// PWM_duty_cycle
module PWM_duty_cycle (
    input clk,            
    input rst,            
    input pwm_in,         
    output reg [7:0] duty_cycle   
);
Size in the first run: roughly 5600 cells after synthesis.
==> flow/config.mk <==
export PLATFORM = sky130hd
export DESIGN_NAME = PWM_duty_cycle
export DESIGN_NICKNAME = PWM_duty_cycle
export VERILOG_FILES = /design/flow/design.v
export SDC_FILE = /design/flow/constraint.sdc
export NUM_CORES = 4
export LEC_CHECK = 0
export CAP_MARGIN = 20
export CELL_PAD_IN_SITES_DETAIL_PLACEMENT = 0
export CELL_PAD_IN_SITES_GLOBAL_PLACEMENT = 0
export CORE_MARGIN = 2
export CORE_UTILIZATION = 32
export CTS_CLUSTER_DIAMETER = 159
export CTS_CLUSTER_SIZE = 43
export GPL_TIMING_DRIVEN = 0
export MIN_ROUTING_LAYER = met1
export PLACE_DENSITY_LB_ADDON = 0.09
export SETUP_SLACK_MARGIN = 0.82
export SLEW_MARGIN = 20
export TNS_END_PERCENT = 35
==> flow/constraint.sdc <==
create_clock -name core_clock -period 62.0 [get_ports {clk}]
set_input_delay 12.4000 -clock core_clock [delete_from_list [all_inputs] [get_ports {clk}]]
set_output_delay 12.4000 -clock core_clock [all_outputs]
set_load 0.01 [all_outputs]
run.sh (not shown) runs the stock make flow with config.mk's settings and CLKGATE_MAP_FILE=.
The baseline completed and failed the layout checks on setup timing.
Next try:
ABC_AREA = 1   (was default)
CORE_UTILIZATION = 71   (was 32)
CTS_CLUSTER_DIAMETER = default   (was 159)
CTS_CLUSTER_SIZE = 50   (was 43)
GPL_TIMING_DRIVEN = default   (was 0)
PLACE_DENSITY_LB_ADDON = 0.29   (was 0.09)
SETUP_SLACK_MARGIN = 4.86   (was 0.82)
TNS_END_PERCENT = default   (was 35)
clock period = 41.1 ns   (was 62.0 ns; I/O delays follow)
The new run failed in detailed placement (3_5_place_dp).
Die area decreases by 52%.
Synthesized area grows by 5.7%.
Synthesized cell count goes up by 27%.
Next try:
ABC_AREA = default   (was 1)
CORE_UTILIZATION = 72   (was 71)
CTS_CLUSTER_SIZE = 43   (was 50)
MAX_ROUTING_LAYER = met4   (was default)
PLACE_DENSITY = 0.67   (was default)
PLACE_DENSITY_LB_ADDON = default   (was 0.29)
SETUP_SLACK_MARGIN = 0.82   (was 4.86)
clock period = 86.4 ns   (was 41.1 ns; I/O delays follow)
Result: With this change the flow reached the layout checks and failed them: capacitance limit, slew limit, setup timing; die area goes down by 6.6%; area after synthesis goes down by 5.4%; synthesized cell count goes down by 21%.
Next try:
CORE_UTILIZATION = 37   (was 72)
MAX_ROUTING_LAYER = default   (was met4)
PLACE_DENSITY = default   (was 0.67)
PLACE_DENSITY_LB_ADDON = 0.09   (was default)
clock period = 62.0 ns   (was 86.4 ns; I/O delays follow)
=> Now the flow produced a layout that fails on setup timing. Fmax rises by 6.9%. First-iteration DRC count fell by 62%. Critical path depth climbs by 45. Design area is higher by 41%. Routed wire length rose by 8.8%. Final cell count is higher by 45%. Clock skew increases by 0.0058 ns.
Next try:
CELL_PAD_IN_SITES_DETAIL_PLACEMENT = default   (was 0)
CELL_PAD_IN_SITES_GLOBAL_PLACEMENT = default   (was 0)
CORE_UTILIZATION = 40   (was 37)
CTS_CLUSTER_SIZE = default   (was 43)
MIN_ROUTING_LAYER = default   (was met1)
PLACE_DENSITY_LB_ADDON = default   (was 0.09)
SETUP_SLACK_MARGIN = default   (was 0.82)
clock period = 104.0 ns   (was 62.0 ns; I/O delays follow)
This time the run completed without violations. Final area goes down by 38%. Wire length came out lower by 23%.
Next try:
ABC_AREA = 1   (was default)
CORE_UTILIZATION = 65   (was 40)
CTS_CLUSTER_DIAMETER = 363   (was default)
CTS_CLUSTER_SIZE = 98   (was default)
PLACE_DENSITY = 0.36   (was default)
clock period = 52.7 ns   (was 104.0 ns; I/O delays follow)
Outcome: With this change the flow stopped in clock tree synthesis (4_1_cts) (DPL-0038); die area is lower by 35%; area after synthesis went up by 5.7%; synthesized cell count goes up by 27%.
